## lane 1
// ALU_TOP
module ALU_TOP #(parameter width = 16)(
    input [width - 1:0] A,
    input [width - 1:0] B,
    input [3:0] ALU_FUN,
    input clk,rst,
    output  [width - 1:0] Arith_OUT,
    output  Carry_OUT,
    output  Arith_Flag,
    output  [width - 1:0] Logic_OUT,
    output  Logic_Flag,
    output  [width - 1:0] CMP_OUT,
    output  CMP_Flag,
    output  [width - 1:0] Shift_OUT,
    output  Shift_Flag
    );
wire [3:0] enables;
decoder d0 (ALU_FUN[3:2],enables);
ARITHMATIC_UNIT #(width) d1 (A,B,ALU_FUN[1:0],clk,rst,enables[3],Arith_OUT,Carry_OUT,Arith_Flag);
Logic_Unit #(width) d2 (A,B,ALU_FUN[1:0],clk,rst,enables[2],Logic_OUT,Logic_Flag);
CMP_Unit #(width) d3 (A,B,ALU_FUN[1:0],clk,rst,enables[1],CMP_OUT,CMP_Flag);
Shift_Unit #(width) d4 (A,B,ALU_FUN[1:0],clk,rst,enables[0],Shift_OUT,Shift_Flag);
endmodule
make LEC_CHECK=0 ABC_AREA=1 CAP_MARGIN=5 CELL_PAD_IN_SITES_GLOBAL_PLACEMENT=0 CORE_ASPECT_RATIO=0.84 CORE_MARGIN=2 CORE_UTILIZATION=65 MAX_ROUTING_LAYER=met4 SLEW_MARGIN=20 TNS_END_PERCENT=5 finish   # period 39.8 ns
run.sh (not shown) runs the stock make flow with config.mk's settings and CLKGATE_MAP_FILE=.
Input changes introduced in lane 2 (baseline for comparison: lane 1):
Settings: CORE_ASPECT_RATIO: 0.84 -> unset; MAX_ROUTING_LAYER: met4 -> unset; PLACE_DENSITY_LB_ADDON: unset -> 0.14; CORE_UTILIZATION: 65 -> 55; ABC_AREA: 1 -> unset; TNS_END_PERCENT: 5 -> 30; the clock period (ns, I/O delays scaled along): 39.8 -> 57.9.
==> comparison <==
| combinational gate area | lower: lane 1 |
On flip-flop and latch count, lane 1 and lane 2 are basically level.
Sequential power: lane 2 vs lane 1 down about 30%
Compared with lane 1, lane 2 ends up with a larger final cell area.
Inputs modified between lane 2 and lane 3:
Settings: SETUP_SLACK_MARGIN now -2.0, previously not set; PLACE_DENSITY_LB_ADDON no longer set, was 0.14; CORE_UTILIZATION now 68, was 55; CAP_MARGIN now 30, was 5; the clock period (ns, I/O delays scaled along) now 28.3, was 57.9.
Findings:
For lane 3, the flow was terminated by a tool error in global routing (5_1_grt) and produced no final design. Compared with lane 2, lane 3 shows a die boundary width that is 17 um lower. Between lane 3 and lane 2, the difference in xor/xnor cell area share of the yosys netlist is negligible. Looking at area of the core across lane 3 and lane 2, the one that comes out lower is lane 3. Lane 3 ends up with a die height that is about 10% lower than in lane 2. Relative to lane 2, the total of cells resized after clock tree synthesis of lane 3 is higher by 43.
Setup changes, lane 3 to lane 4
Settings: CTS_CLUSTER_DIAMETER newly set to 267; PLACE_DENSITY newly set to 0.91; CTS_CLUSTER_SIZE newly set to 100; CORE_UTILIZATION changed from 68 to 55; CAP_MARGIN changed from 30 to 5; SETUP_SLACK_MARGIN removed (was -2.0); the clock period (ns, I/O delays scaled along) changed from 28.3 to 57.9.
==> comparison <==
Total placed cells including tap cells of lane 4 falls short of that of lane 3 by more than 10%. Status(lane 3) = ERROR, stage = global routing (5_1_grt). Lane 4 completed every stage of the flow, and the final layout passed the timing, design-rule and antenna checks. Compared with lane 3, placed wire-length estimate after detailed placement in lane 4 decreased by more than 10%. Lane 4 vs. lane 3: synthesized area barely changed, area of the die climbed 23%, number of library cell types mapped by synthesis barely changed.

* * *

wip/maple:
ALU_TOP again, from the RTL that the note above started with.
clock: 18.1 ns
lec_check: 0
cap_margin: 20
core_margin: 2
core_utilization: 58
cts_cluster_diameter: 49
setup_slack_margin: 5.0
slew_margin: 20
No crash in wip/maple: every stage finished, but the layout fails its final checks due to negative setup slack.
Inputs modified between wip/maple and wip/tundra:
Settings: CTS_CLUSTER_DIAMETER: 49 -> unset; CORE_UTILIZATION: 58 -> 40; SETUP_SLACK_MARGIN: 5.0 -> unset; the clock period (ns, I/O delays scaled along): 18.1 -> 33.0.
==> comparison <==
wip/tundra completed every stage of the flow, and the final layout passed the timing, design-rule and antenna checks. The run showing the greater total buffers and inverters traversed by the critical path is wip/maple. [wip/tundra] vias after detailed routing fell 4764 relative to wip/maple. Of wip/tundra and wip/maple, it is wip/tundra that has the lower non-clock buffer count. Power of the combinational group: wip/tundra vs wip/maple down 55%.
#### Input delta (wip/juniper over wip/tundra)
Settings: putting SETUP_SLACK_MARGIN at 5.0 where nothing was set; putting CORE_ASPECT_RATIO at 0.54 where nothing was set; putting CTS_CLUSTER_SIZE at 83 where nothing was set; swapping 2 for 3 in CORE_MARGIN; putting CELL_PAD_IN_SITES_GLOBAL_PLACEMENT at 2 where nothing was set; putting GPL_ROUTABILITY_DRIVEN at 1 where nothing was set.
### Flow results
The flow did not stop early for wip/juniper: all stages ran, and the layout cleared the timing, design-rule and antenna checks. Of wip/juniper and wip/tundra, it is wip/juniper that has the higher worst slew margin relative to its limit. Compare wip/juniper and wip/tundra | DRC marker count from the first detailed-route iteration higher: wip/juniper. Diff wip/juniper..wip/tundra | portion of the layout cell area used by clock cells | negligible. wip/juniper contains more vias than wip/tundra. Comparing the two runs side by side, wip/juniper comes out behind wip/tundra on wire length.
Changes in wip/onyx relative to wip/juniper:
Settings: changing CORE_MARGIN from 3 to 2; removing CORE_ASPECT_RATIO (formerly 0.54); removing GPL_ROUTABILITY_DRIVEN (formerly 1); changing CORE_UTILIZATION from 40 to 68; removing CELL_PAD_IN_SITES_GLOBAL_PLACEMENT (formerly 2); removing SETUP_SLACK_MARGIN (formerly 5.0); removing CTS_CLUSTER_SIZE (formerly 83); changing the clock period (ns, I/O delays scaled along) from 33.0 to 16.8.
==> comparison <==
- Summary across wip/onyx and wip/juniper: the single failing run is wip/onyx.
- Seen in the log of wip/onyx: DPL-0033 during clock tree synthesis (4_1_cts), after which the run never completed.
- The horizontal die dimension in wip/onyx was lower than what wip/juniper gave.
- Comparing wip/onyx with wip/juniper, the unique cell type count in the Yosys netlist came out essentially unchanged.
- Relative to wip/juniper, pre-CTS setup slack decreased by 11.24 ns in wip/onyx.
- wip/onyx ends up with a half-perimeter wire length of the detailed placement result that is about 4% higher than in wip/juniper.
- From wip/juniper to wip/onyx the numbers moved as follows: area figure in the yosys stat output about even; die area fell 42%.

* * *

## quartz
ALU_TOP again, from the RTL that the note above started with.
// ALU_TOP
module ALU_TOP #(parameter width = 16)(
    input [width - 1:0] A,
    input [width - 1:0] B,
    input [3:0] ALU_FUN,
    input clk,rst,
    output  [width - 1:0] Arith_OUT,
    output  Carry_OUT,
    output  Arith_Flag,
    output  [width - 1:0] Logic_OUT,
    output  Logic_Flag,
    output  [width - 1:0] CMP_OUT,
    output  CMP_Flag,
    output  [width - 1:0] Shift_OUT,
    output  Shift_Flag
    );
Settings: LEC_CHECK=0, CAP_MARGIN=20, CORE_MARGIN=2, CORE_UTILIZATION=40, MAX_ROUTING_LAYER=met4, SLEW_MARGIN=10, TNS_END_PERCENT=75; clock period 33.0 ns.
> inputs changed (quartz -> cedar)
- TNS_END_PERCENT no longer set, was 75
- ABC_AREA now 1, previously not set
- CTS_CLUSTER_SIZE now 98, previously not set
- MAX_ROUTING_LAYER no longer set, was met4
- SLEW_MARGIN now 20, was 10
- CORE_UTILIZATION now 67, was 40
Findings:
Compared to quartz, cedar was floorplanned on a smaller die. cedar vs. quartz: share of total power consumed by net switching +2.4 points; data arrival time of the worst path -0.38 ns. cedar vs quartz on share of the cycle needed by the critical path after routing: cedar is the lower one. [compare] base=quartz new=cedar: synthesized cell count moved up; via count of the routed design moved up; non-clock buffer count moved down; global-route wire length before repair moved down. Against quartz, routed length per placed instance in cedar fell by more than 10%. Relative to quartz, measured slew at the worst slew-check pin has gone up in cedar. Cell area ended up 890 um^2 lower on cedar than on quartz.
Relative to cedar, the following input files were edited for violet:
- ABC_AREA no longer set, was 1
- CTS_CLUSTER_SIZE no longer set, was 98
- CORE_UTILIZATION now 59, was 67
- the clock period (ns, I/O delays scaled along) now 18.1, was 33.0
--- outcome ---
violet: flow complete, layout not clean; failing: setup timing
Changes observed in violet relative to cedar: worst setup slack fell by 13.70 ns; final critical-path share of the clock period rose by 72 points; tally of filler cells in the layout fell by about 33%.
Delta (violet minus cedar): routed wire length on met2 rose 7700 um, total power shows an increase of 140%.

* * *

The RTL this note starts from:
==> flow/design.v <==
`timescale 1ns / 1ps
module decoder(
    input [1:0] in,
    output reg [3:0] out
    );
    always @(*) begin
        case(in)
            2'b00: out = 4'b1000;
            2'b01: out = 4'b0100;
            2'b10: out = 4'b0010;
            2'b11: out = 4'b0001;
        endcase
    end
endmodule
`timescale 1ns / 1ps
module ARITHMATIC_UNIT #(parameter width = 16)(
    input [width - 1:0] A,
    input [width - 1:0] B,
    input [1:0] ALU_FUN,
    input clk,rst,
    input Arith_Enable,
    output reg [width - 1:0] Arith_OUT,
    output reg Carry_OUT,
    output reg Arith_Flag
    );
    always@(posedge clk or negedge rst) begin
        if (!rst) begin
            Arith_OUT <= 0;
            Arith_Flag <= 0;
            Carry_OUT <= 0;        
        end
        else if (Arith_Enable) begin
            Arith_OUT <= 0;
            Carry_OUT <= 0;
            Arith_Flag <= 1;
            case (ALU_FUN)
                2'b00:
                begin
                    {Carry_OUT,Arith_OUT} <= A+B;
                end
                2'b01:
                begin
                    {Carry_OUT,Arith_OUT} <= A-B;
                end
                2'b10:
                begin
                    {Carry_OUT,Arith_OUT} <= A*B;
                end                
                2'b11:
                begin
                    {Carry_OUT,Arith_OUT} <= (B == 0) ? {1'b0, {width{1'b1}}} : A/B;
                end                
            endcase
        end
        else begin
            Arith_OUT <= 0;
            Arith_Flag <= 0;
            Carry_OUT <= 0;            
        end
    end
endmodule
`timescale 1ns / 1ps
module Logic_Unit #(parameter width = 16)(
    input [width - 1:0] A,
    input [width - 1:0] B,
    input [1:0] ALU_FUN,
    input clk,rst,
    input Logic_Enable,
    output reg [width - 1:0] Logic_OUT,
    output reg Logic_Flag
    );
 always@(posedge clk or negedge rst) begin
        if (!rst) begin
            Logic_OUT <= 0;
            Logic_Flag <= 0;
        end
        else if (Logic_Enable) begin
            Logic_OUT <= 0;
            Logic_Flag <= 1;
            case (ALU_FUN)
                2'b00:
                begin
                    Logic_OUT <= A&B;
                end
                2'b01:
                begin
                    Logic_OUT <= A|B;
                end
                2'b10:
                begin
                    Logic_OUT <= ~(A&B);
                end                
                2'b11:
                begin
                    Logic_OUT <= ~(A|B);
                end                
            endcase
        end
        else begin
            Logic_OUT <= 0;
            Logic_Flag <= 0;
        end
    end
endmodule
`timescale 1ns / 1ps
module CMP_Unit #(parameter width = 16)(
    input [width - 1:0] A,
    input [width - 1:0] B,
    input [1:0] ALU_FUN,
    input clk,rst,
    input CMP_Enable,
    output reg [width - 1:0] CMP_OUT,
    output reg CMP_Flag
    );
always@(posedge clk or negedge rst) begin
        if (!rst) begin
            CMP_OUT <= 0;
            CMP_Flag <= 0;
        end
        else if (CMP_Enable) begin
            CMP_OUT <= 0;
            CMP_Flag <= 1;
            case (ALU_FUN)
                2'b00:
                begin
                    CMP_OUT <= 0;
                end
                2'b01:
                begin
                    CMP_OUT <= (A==B);
                end
                2'b10:
                begin
                    CMP_OUT <= (A>B)? 2:0;
                end                
                2'b11:
                begin
                    CMP_OUT <= (A<B)? 3:0;
                end                
            endcase
        end
        else begin
            CMP_OUT <= 0;
            CMP_Flag <= 0;
        end
    end
endmodule
`timescale 1ns / 1ps
module Shift_Unit #(parameter width = 16)(
    input [width - 1:0] A,
    input [width - 1:0] B,
    input [1:0] ALU_FUN,
    input clk,rst,
    input Shift_Enable,
    output reg [width - 1:0] Shift_OUT,
    output reg Shift_Flag
    );
always@(posedge clk or negedge rst) begin
        if (!rst) begin
            Shift_OUT <= 0;
            Shift_Flag <= 0;
        end
        else if (Shift_Enable) begin
            Shift_OUT <= 0;
            Shift_Flag <= 1;
            case (ALU_FUN)
                2'b00:
                begin
                    Shift_OUT <= A>>1;
                end
                2'b01:
                begin
                    Shift_OUT <= A<<1;
                end
                2'b10:
                begin
                    Shift_OUT <= B>>1;
                end                
                2'b11:
                begin
                    Shift_OUT <= B<<1;
                end                
            endcase
        end
        else begin
            Shift_OUT <= 0;
            Shift_Flag <= 0;
        end
    end
endmodule
`timescale 1ns / 1ps
module ALU_TOP #(parameter width = 16)(
    input [width - 1:0] A,
    input [width - 1:0] B,
    input [3:0] ALU_FUN,
    input clk,rst,
    output  [width - 1:0] Arith_OUT,
    output  Carry_OUT,
    output  Arith_Flag,
    output  [width - 1:0] Logic_OUT,
    output  Logic_Flag,
    output  [width - 1:0] CMP_OUT,
    output  CMP_Flag,
    output  [width - 1:0] Shift_OUT,
    output  Shift_Flag
    );
wire [3:0] enables;
decoder d0 (ALU_FUN[3:2],enables);
ARITHMATIC_UNIT #(width) d1 (A,B,ALU_FUN[1:0],clk,rst,enables[3],Arith_OUT,Carry_OUT,Arith_Flag);
Logic_Unit #(width) d2 (A,B,ALU_FUN[1:0],clk,rst,enables[2],Logic_OUT,Logic_Flag);
CMP_Unit #(width) d3 (A,B,ALU_FUN[1:0],clk,rst,enables[1],CMP_OUT,CMP_Flag);
Shift_Unit #(width) d4 (A,B,ALU_FUN[1:0],clk,rst,enables[0],Shift_OUT,Shift_Flag);
endmodule
make LEC_CHECK=0 ABC_AREA=1 CAP_MARGIN=10 CELL_PAD_IN_SITES_DETAIL_PLACEMENT=1 CELL_PAD_IN_SITES_GLOBAL_PLACEMENT=0 CORE_MARGIN=3 CORE_UTILIZATION=21 CTS_CLUSTER_DIAMETER=344 CTS_CLUSTER_SIZE=84 GPL_ROUTABILITY_DRIVEN=1 GPL_TIMING_DRIVEN=0 HOLD_SLACK_MARGIN=0.14 MAX_ROUTING_LAYER=met4 MIN_ROUTING_LAYER=met1 PLACE_DENSITY_LB_ADDON=0.14 SLEW_MARGIN=10 TNS_END_PERCENT=80 finish   # period 40.6 ns
The first run finished clean.
Then changed:
ABC_AREA = default   (was 1)
CAP_MARGIN = 20   (was 10)
CELL_PAD_IN_SITES_DETAIL_PLACEMENT = default   (was 1)
CELL_PAD_IN_SITES_GLOBAL_PLACEMENT = default   (was 0)
CORE_MARGIN = 2   (was 3)
CORE_UTILIZATION = 40   (was 21)
CTS_CLUSTER_DIAMETER = default   (was 344)
CTS_CLUSTER_SIZE = default   (was 84)
GPL_ROUTABILITY_DRIVEN = default   (was 1)
GPL_TIMING_DRIVEN = default   (was 0)
HOLD_SLACK_MARGIN = default   (was 0.14)
MAX_ROUTING_LAYER = default   (was met4)
MIN_ROUTING_LAYER = default   (was met1)
PLACE_DENSITY_LB_ADDON = default   (was 0.14)
SLEW_MARGIN = 20   (was 10)
TNS_END_PERCENT = default   (was 80)
clock period = 32.5 ns   (was 40.6 ns; I/O delays follow)
Clock power grows by 11%.
Worst hold slack gets worse by 1.3 ns.
Worst setup slack degrades by 2.3 ns.
Sequential power grows by 25%.
Global-route usage is higher by 11 points.
Design area goes up by 9.5%.
Total power is higher by 42%.
Critical path depth is lower by 105.
Synthesized cell count fell by 12%.
Non-clock buffer count rose by 165.
Then changed:
ABC_AREA = 1   (was default)
CORE_UTILIZATION = 72   (was 40)
PLACE_DENSITY_LB_ADDON = 0.19   (was default)
clock period = 16.8 ns   (was 32.5 ns; I/O delays follow)
The changed run ended with an error in clock tree synthesis (4_1_cts) (DPL-0038).
Area after synthesis drops slightly.
Synthesized cell count climbs by roughly a tenth.
Die area drops by well over a third.
Then changed:
ABC_AREA = default   (was 1)
CORE_UTILIZATION = 61   (was 72)
PLACE_DENSITY_LB_ADDON = default   (was 0.19)
SETUP_SLACK_MARGIN = 4.88   (was default)
clock period = 18.1 ns   (was 16.8 ns; I/O delays follow)
Effect: This time the run died in global routing (5_1_grt) (GRT-0232). Die size increases by about a fifth. Synthesized area rose slightly. Synthesized cell count falls by roughly a tenth.
Power figures rest on the tool's default switching activity, not on a simulated workload.
